Setup of run 1:
// WorkingFinal
module WorkingFinal(input clk, input reset, input wire[15:0] mem_rdata, output wire[15:0] mem_addr, output wire[15:0] mem_wdata, output wire mem_we, output wire halt);
	wire[15:0] MemOut, IRout, AluOutLo, AluOutHi, ALUInA, ALUInB, ALUInC, PCin, PCout, MemAddr, OutBusB, DMRout, RegWD1;
	wire ccpcwrite, ccirwrite, ccA, ccB, ccw1;
	wire[2:0] ccC, RFinB, curstate;
	wire[3:0] opcodereg, ccaluop;
	wire[15:0] LOout,Bout, RegWD2,OutBusA,OutBusC,Aout,Cout,PCSrcIn1,AluSrcCIn1,AluSrcCIn2,AluSrcCIn3,AluSrcCIn4;
	wire wNZ, wire1, PCwrite1,ccw2,ccpcwritecond,cciord,ccmemread,ccmemwrite,ccpcinit;
	wire[1:0] ccpcsource,ccmemtoreg;
	ctrlckt  cc (clk,reset,IRout[15:12],ccw1,ccw2,ccpcwritecond,ccpcwrite,cciord,ccmemread,ccmemwrite,ccmemtoreg,ccirwrite,ccA,ccB,ccC,ccpcsource,ccaluop,ccpcinit,opcodereg,curstate);
	and(wire1,ccpcwritecond,wNZ);
	or(PCwrite1,wire1,ccpcwrite);
	Register PC (PCin,16'd0,PCout,PCwrite1,ccpcinit,clk);
	Mux2to1 IorD (cciord,PCout,LOout,MemAddr);
	assign mem_addr = MemAddr;
	assign mem_wdata = Bout;
	assign mem_we = ccmemwrite;
	assign MemOut = mem_rdata;
	assign halt = (curstate == 3'b010) && (IRout[15:13] == 3'b111);
	IRlt ir1(clk,MemOut,ccirwrite,IRout);
	Register DMR(MemOut,16'd0,DMRout,1'b1,1'b0,clk);
	Mux4to1 MemToReg(ccmemtoreg,DMRout,LOout,PCout,16'd1,RegWD1);
	Mux4to1_3bit m4to13bit (IRout[5:3],IRout[11:9],IRout[15:14],RFinB);
  ...
export LEC_CHECK = 0
export CAP_MARGIN = 20
export CELL_PAD_IN_SITES_DETAIL_PLACEMENT = 0
export CORE_MARGIN = 2
export CORE_UTILIZATION = 68
export CTS_CLUSTER_SIZE = 65
export GPL_ROUTABILITY_DRIVEN = 0
export MIN_ROUTING_LAYER = met1
export SLEW_MARGIN = 20
export TNS_END_PERCENT = 100
create_clock -name core_clock -period 18.7 [get_ports {clk}]
run.sh (not shown) runs the stock make flow with config.mk's settings and CLKGATE_MAP_FILE=.
Flow for run 1 halted at global routing, error code GRT-0116.
The inputs of run 2 differ from those of run 1 as listed below.
==> flow/config.mk <==
export PLATFORM = sky130hd
export DESIGN_NAME = WorkingFinal
export DESIGN_NICKNAME = WorkingFinal
export VERILOG_FILES = /design/flow/design.v
export SDC_FILE = /design/flow/constraint.sdc
export NUM_CORES = 4
export LEC_CHECK = 0
export ABC_AREA = 1
export CAP_MARGIN = 20
export CORE_MARGIN = 2
export CORE_UTILIZATION = 64
export CTS_CLUSTER_SIZE = 99
export SLEW_MARGIN = 20
==> flow/constraint.sdc <==
create_clock -name core_clock -period 17.9 [get_ports {clk}]
set_input_delay 3.5800 -clock core_clock [delete_from_list [all_inputs] [get_ports {clk}]]
set_output_delay 3.5800 -clock core_clock [all_outputs]
set_load 0.01 [all_outputs]
Findings:
- Run 2 did not finish; the tool stopped in global routing with error GRT-0116.
- Going from run 1 to run 2, worst slack at placement dropped 1.02 ns; total cells reported by yosys after synthesis climbed 11%; area fraction in full adders, half adders and majority gates climbed 0.60 points; area share of xor/xnor cells in the synthesized design dropped 1.2 points.
- Synthesized netlist cell count, run 2 vs run 1: up by more than 10%
What run 3 does differently from run 2 at the input level:
-- flow/config.mk --
<<< run 2, line 8
export ABC_AREA = 1
>>> run 3, line 8
<<< run 2, line 11
export CORE_UTILIZATION = 64
export CTS_CLUSTER_SIZE = 99
>>> run 3, line 10
export CORE_UTILIZATION = 40
==> flow/constraint.sdc <==
create_clock -name core_clock -period 36.0 [get_ports {clk}]
set_input_delay 7.2000 -clock core_clock [delete_from_list [all_inputs] [get_ports {clk}]]
set_output_delay 7.2000 -clock core_clock [all_outputs]
set_load 0.01 [all_outputs]
## What came out
Per the comparison of run 3 with run 2, final weighted congestion in routability-driven placement dropped 0.12; area fraction in xor and xnor cells climbed 1.2 points; number of instances resized during post-cts repair dropped 209; worst setup slack after placement climbed 10.46 ns. What run 2 reported for core outline area has to be multiplied by 1.7 to get the figure for run 3. Run 3 ended with less placed instance area than run 2. Every stage of the flow completed for run 3, and the final layout passed the timing, design-rule and antenna checks. Run 2 → run 3: synthesized area divided by synthesized cell count up 17%, number of rows in the core area up 31%, synthesized cell count down about 10%.

* * *

Starting RTL as in the previous note.
Settings: LEC_CHECK=0, ABC_AREA=1, CAP_MARGIN=20, CORE_ASPECT_RATIO=0.83, CORE_MARGIN=4, CORE_UTILIZATION=58, CTS_CLUSTER_DIAMETER=383, GPL_ROUTABILITY_DRIVEN=1, MAX_ROUTING_LAYER=met4, PLACE_DENSITY_LB_ADDON=0.2, SLEW_MARGIN=25; clock period 44.3 ns.
The first run finished with timing, DRC and antenna clean.
==> next run, changes <==
- CORE_ASPECT_RATIO: 0.83 -> not set
- CORE_MARGIN: 4 -> 2
- CORE_UTILIZATION: 58 -> 53
- CTS_CLUSTER_DIAMETER: 383 -> not set
- CTS_CLUSTER_SIZE: not set -> 100
- GPL_ROUTABILITY_DRIVEN: 1 -> not set
- MAX_ROUTING_LAYER: met4 -> not set
- PLACE_DENSITY_LB_ADDON: 0.2 -> not set
- SLEW_MARGIN: 25 -> 20
- clock period: 44.3 -> 16.4 ns (I/O delays scaled with it)
Effect: The new run died in global routing; die size climbs by 5.0%; area after synthesis is unchanged; synthesized cell count is unchanged.
==> next run, changes <==
- ABC_AREA: 1 -> not set
- CORE_UTILIZATION: 53 -> 40
- CTS_CLUSTER_SIZE: 100 -> not set
- clock period: 16.4 -> 30.0 ns (I/O delays scaled with it)
With this change the flow completed with no timing, DRC or antenna violations.
Die size rose by well over a third.
Synthesized area rose by a few percent.
Synthesized cell count fell by roughly a tenth.
==> next run, changes <==
- ABC_AREA: not set -> 1
- CORE_UTILIZATION: 40 -> 71
- clock period: 30.0 -> 36.0 ns (I/O delays scaled with it)
Outcome:
- routed wire length shrinks by roughly a tenth
- core utilization rises by 32 points
- area after synthesis came out lower by a few percent
- sequential cell count stays the same
- clock skew is higher by 0.022 ns
- final area falls by a little under a tenth
- hold slack improved by 0.013 ns
- global-route usage grows by 19 points
- worst setup slack improves by 1.6 ns
==> next run, changes <==
- ABC_AREA: 1 -> not set
- CORE_UTILIZATION: 71 -> 68
- CTS_CLUSTER_SIZE: not set -> 31
- clock period: 36.0 -> 29.1 ns (I/O delays scaled with it)
Critical path depth goes down by 121; global-route usage is higher by 0.39 points; wire length increases by 12%; final cell count falls by 7.2%; design area goes up by 8.6%; worst setup slack got worse by 2.2 ns; non-clock buffer count rose by 74; area after synthesis rose by 5.0%; utilization came out lower by 0.61 points; first-iteration DRC count goes up by 2.3%.

* * *

WorkingFinal again, from the RTL that the note above started with.
Settings: LEC_CHECK=0, ABC_AREA=1, CAP_MARGIN=20, CORE_MARGIN=2, CORE_UTILIZATION=72, CTS_CLUSTER_DIAMETER=375, CTS_CLUSTER_SIZE=95, PLACE_DENSITY=0.38, SETUP_SLACK_MARGIN=-0.13, SLEW_MARGIN=20, TNS_END_PERCENT=5; clock period 9.84 ns.
The starting point stopped in global routing (5_1_grt) with GRT-0232.
Rerun with:
CTS_CLUSTER_DIAMETER = unset   (was 375)
CTS_CLUSTER_SIZE = unset   (was 95)
PLACE_DENSITY = unset   (was 0.38)
SETUP_SLACK_MARGIN = unset   (was -0.13)
TNS_END_PERCENT = unset   (was 5)
clock period = 36.0 ns   (was 9.84 ns; I/O delays follow)
After rerunning:
- Now the flow passed the timing, design-rule and antenna checks
- synthesized area stays the same
- die size is unchanged
- synthesized cell count does not change

* * *

WorkingFinal again, from the RTL that the note above started with.
## WorkingFinal
module WorkingFinal(input clk, input reset, input wire[15:0] mem_rdata, output wire[15:0] mem_addr, output wire[15:0] mem_wdata, output wire mem_we, output wire halt);
export LEC_CHECK = 0
export ABC_AREA = 1
export CAP_MARGIN = 20
export CORE_MARGIN = 2
export CORE_UTILIZATION = 69
export CTS_CLUSTER_DIAMETER = 229
export CTS_CLUSTER_SIZE = 74
export MAX_ROUTING_LAYER = met4
export PLACE_DENSITY = 0.36
export SETUP_SLACK_MARGIN = 3.98
export SLEW_MARGIN = 20
export TNS_END_PERCENT = 5
create_clock -name core_clock -period 21.0 [get_ports {clk}]
The starting point never finished: it broke off in global routing (5_1_grt), error GRT-0232.
Change:
ABC_AREA = not set   (was 1)
CORE_UTILIZATION = 49   (was 69)
CTS_CLUSTER_DIAMETER = not set   (was 229)
CTS_CLUSTER_SIZE = not set   (was 74)
MAX_ROUTING_LAYER = not set   (was met4)
PLACE_DENSITY = not set   (was 0.36)
SETUP_SLACK_MARGIN = not set   (was 3.98)
TNS_END_PERCENT = not set   (was 5)
clock period = 29.0 ns   (was 21.0 ns; I/O delays follow)
Result: With this change the flow went through all stages and came out clean. Synthesized cell count goes down by about 10%. Die area goes up by about 47%. Synthesized area goes up by about 5%.
Change:
ABC_AREA = 1   (was not set)
CORE_UTILIZATION = 52   (was 49)
CTS_CLUSTER_SIZE = 99   (was not set)
clock period = 16.4 ns   (was 29.0 ns; I/O delays follow)
Effect: Now the flow did not get past global routing (5_1_grt). Synthesized cell count climbs by 11%. Die area drops by 10%. Synthesized area drops by about 5%.
Change:
ABC_AREA = not set   (was 1)
CORE_UTILIZATION = 65   (was 52)
CTS_CLUSTER_SIZE = not set   (was 99)
SETUP_SLACK_MARGIN = 5.0   (was not set)
clock period = 30.0 ns   (was 16.4 ns; I/O delays follow)
Outcome:
- The new run stopped in global routing (5_1_grt)
- die area went down by 16%
- synthesized area went up by about 5%
- synthesized cell count went down by 10%

* * *

== run A ==
WorkingFinal again, from the RTL that the note above started with.
## WorkingFinal
module WorkingFinal(input clk, input reset, input wire[15:0] mem_rdata, output wire[15:0] mem_addr, output wire[15:0] mem_wdata, output wire mem_we, output wire halt);
make LEC_CHECK=0 ABC_AREA=1 CAP_MARGIN=20 CORE_ASPECT_RATIO=0.71 CORE_MARGIN=2 CORE_UTILIZATION=72 CTS_CLUSTER_DIAMETER=385 CTS_CLUSTER_SIZE=98 SETUP_SLACK_MARGIN=4.52 SLEW_MARGIN=20 TNS_END_PERCENT=5 finish   # period 15.3 ns
Status(run A) = ERROR, stage = global routing
Inputs modified between run A and run B:
Settings: CORE_ASPECT_RATIO no longer set, was 0.71; SETUP_SLACK_MARGIN now 5.0, was 4.52; ABC_AREA no longer set, was 1; CORE_UTILIZATION now 58, was 72; CTS_CLUSTER_SIZE no longer set, was 98; CTS_CLUSTER_DIAMETER no longer set, was 385; the clock period (ns, I/O delays scaled along) now 30.0, was 15.3.
- Changes observed in run B relative to run A: net count after synthesis dropped 9.5%; mux contribution to synthesized area climbed 6.6 points; synthesis area per yosys climbed about 5%; cell total after placement dropped 17%; routability congestion estimate from global placement dropped 15%.
- Compared to run A, run B has synthesized cell count 339 lower.
- In the summary table, run A is marked failed, with error GRT-0232 raised in global routing.
- Run B went all the way through the flow, and no timing, DRC or antenna check failed.
Changes in run C relative to run B:
Settings: swapping 58 for 65 in CORE_UTILIZATION; clearing TNS_END_PERCENT, which used to be 5; swapping 30.0 for 19.3 in the clock period (ns, I/O delays scaled along).
--- outcome ---
- Run C: GRT-0232 in global routing -> run aborted
- Looking only at core box area, and setting everything else aside, the lower value of run C and run B goes to run C.
- Measured against each other, run C and run B differ in final weighted congestion in routability-driven placement, the lower figure coming from run B.
- On die area: run C sits below run B.
- Reported for run C and run B, netlist area before placement turned out identical to the last digit.
- Sort run C and run B by number of placement rows, ascending, and run C comes first.
- The final reports for run C and run B show fraction of the core area occupied by cells at floorplan higher in the former.
- Compared with run B, run C shows clock buffer count from CTS lower by 2.
- Comparing run B with run C, the share of the yosys chip area belonging to registers came out essentially unchanged.
- Taking run C over run B, the post-CTS setup repair buffer count ratio works out to 0.75.
Modified inputs, run D compared to run C
Settings: putting ABC_AREA at 1 where nothing was set; swapping 65 for 64 in CORE_UTILIZATION; clearing SETUP_SLACK_MARGIN, which used to be 5.0; swapping 19.3 for 39.6 in the clock period (ns, I/O delays scaled along).
## What came out
- Of run C and run D, only run C fails to reach the end of the flow.
- Delta(sum of net half-perimeters after detailed placement, run D - run C) < 0
- Looking at share of synthesized cell area in full adder, half adder and majority cells, run D sits 0.60 points higher than run C does.
- Run D vs. run C: cell area after placement shows a reduction of about 20%, average instance area after synthesis fell 1.1 um^2, area of the synthesized netlist per yosys stat now smaller, number of core rows -2, number of placed cells counting well taps now sits lower.
- Against run C, area after synthesis in run D came out better.
Changes in run E relative to run D:
Settings: CORE_UTILIZATION changed from 64 to 57; CTS_CLUSTER_SIZE newly set to 99; the clock period (ns, I/O delays scaled along) changed from 39.6 to 16.5.
## What came out
The flow ended early for run E: it failed with a tool error in global routing. Going from run D to run E, floorplan die width grew by a few percent. Going from run D to run E, final estimated routing congestion in global placement went up, number of unique standard cell types used by synthesis held steady, post-CTS setup repair buffer count +360, area of the mapped netlist now sits at about the same level, maximum count of clock buffers along a single path has remained practically unchanged. Run E against run D: number of storage elements in the synthesis netlist about even, die area rose by 12%, number of top-level pins did not really move, placeable core region grew by 12%. Run E against run D; estimated wirelength of the detail-placed design is up by more than 10%.
What run F does differently from run E at the input level:
Settings: a deleted ABC_AREA that had been 1; a change of CORE_UTILIZATION from 57 to 40; a deleted CTS_CLUSTER_SIZE that had been 99; a change of the clock period (ns, I/O delays scaled along) from 16.5 to 29.0.
- Run F completed every stage of the flow, and the final layout passed the timing, design-rule and antenna checks.
- In run F, cell area after synthesis is higher than in run E.
- [compare] base=run E new=run F: number of setup buffers added after CTS shrank by 358; count of instantiated cells in the yosys netlist shrank by 339; xor/xnor share of the synthesized area now larger.
- Run F ended up with a higher compound-cell area share of the yosys netlist than run E did.
- Run F against run E: fraction of the yosys area taken by sequential cells now smaller, initial core utilization now sits lower, number of instances in the synthesized netlist fell by 339, post-synthesis area per instance picked up an extra 17%.

* * *

## nickel
Starting RTL as in the previous note.
Settings: LEC_CHECK=0, ABC_AREA=1, CAP_MARGIN=20, CELL_PAD_IN_SITES_DETAIL_PLACEMENT=2, CORE_MARGIN=6, CORE_UTILIZATION=40, CTS_CLUSTER_SIZE=22, MIN_ROUTING_LAYER=met1, SETUP_SLACK_MARGIN=0.75, SLEW_MARGIN=35, TNS_END_PERCENT=25; clock period 17.2 ns.
What ended nickel was a tool error in 3_5_place_dp; the run never finished.
Inputs modified between nickel and juniper:
# nickel
export LEC_CHECK = 0
export ABC_AREA = 1
export CAP_MARGIN = 20
export CELL_PAD_IN_SITES_DETAIL_PLACEMENT = 2
export CORE_MARGIN = 6
export CORE_UTILIZATION = 40
export CTS_CLUSTER_SIZE = 22
export MIN_ROUTING_LAYER = met1
export SETUP_SLACK_MARGIN = 0.75
export SLEW_MARGIN = 35
export TNS_END_PERCENT = 25
create_clock -name core_clock -period 17.2 [get_ports {clk}]
# juniper
export LEC_CHECK = 0
export ABC_AREA = 0
export CAP_MARGIN = 5
export CELL_PAD_IN_SITES_DETAIL_PLACEMENT = 2
export CORE_MARGIN = 6
export CORE_UTILIZATION = 40
export CTS_CLUSTER_SIZE = 23
export MAX_ROUTING_LAYER = met5
export MIN_ROUTING_LAYER = met1
export SETUP_SLACK_MARGIN = 0.75
export SLEW_MARGIN = 40
export TNS_END_PERCENT = 25
create_clock -name core_clock -period 17.2 [get_ports {clk}]
Results
- juniper: it failed during 3_5_place_dp, and the tool reported DPL-0033.
- nickel → juniper: adder and majority gate portion of the synthesized area decreased 0.60 points, synthesized area climbed about 5%, post-synthesis net count moved down.
- Vertical die size was lower in the run labelled nickel.
- From nickel to juniper the numbers moved as follows: area inside the core boundary picked up an extra about 4.7%, xor/xnor cell area share of the yosys netlist has increased, synthesized cell count fell 10%.
- Synthesized chip area reported by yosys was higher in the run labelled juniper.
- Diff juniper..nickel | floorplan-stage core utilization | negligible
- juniper -> nickel: top-level port count delta 0, exact match
- Where overall chip area is concerned, nickel is better than juniper.
Here is what was changed in the inputs of fjord compared with juniper.
# juniper
export LEC_CHECK = 0
export ABC_AREA = 0
export CAP_MARGIN = 5
export CELL_PAD_IN_SITES_DETAIL_PLACEMENT = 2
export CORE_MARGIN = 6
export CORE_UTILIZATION = 40
export CTS_CLUSTER_SIZE = 23
export MAX_ROUTING_LAYER = met5
export MIN_ROUTING_LAYER = met1
export SETUP_SLACK_MARGIN = 0.75
export SLEW_MARGIN = 40
export TNS_END_PERCENT = 25
create_clock -name core_clock -period 17.2 [get_ports {clk}]
# fjord
export LEC_CHECK = 0
export CAP_MARGIN = 0
export CORE_MARGIN = 2
export CORE_UTILIZATION = 40
export SLEW_MARGIN = 0
create_clock -name core_clock -period 30.0 [get_ports {clk}]
Results
fjord: PASS, flow complete, no timing, DRC or antenna violations
juniper → fjord: summed standard-cell area reported by yosys ~0 delta, share of the core filled by cells before placement fell 0.54 points, net count entering floorplan held steady, total die size has decreased.
Of fjord and juniper, it is fjord that has the higher area of the core.
Max width of the chip across fjord and juniper: juniper
[fjord vs juniper] die outline height: lower in fjord
Post-synthesis cell count from yosys of fjord is on par with juniper.
Compared with juniper, in fjord routability congestion estimate from global placement did not really move, xor and xnor area share after synthesis did not really move, total of buffers placed on input and output ports did not really move.
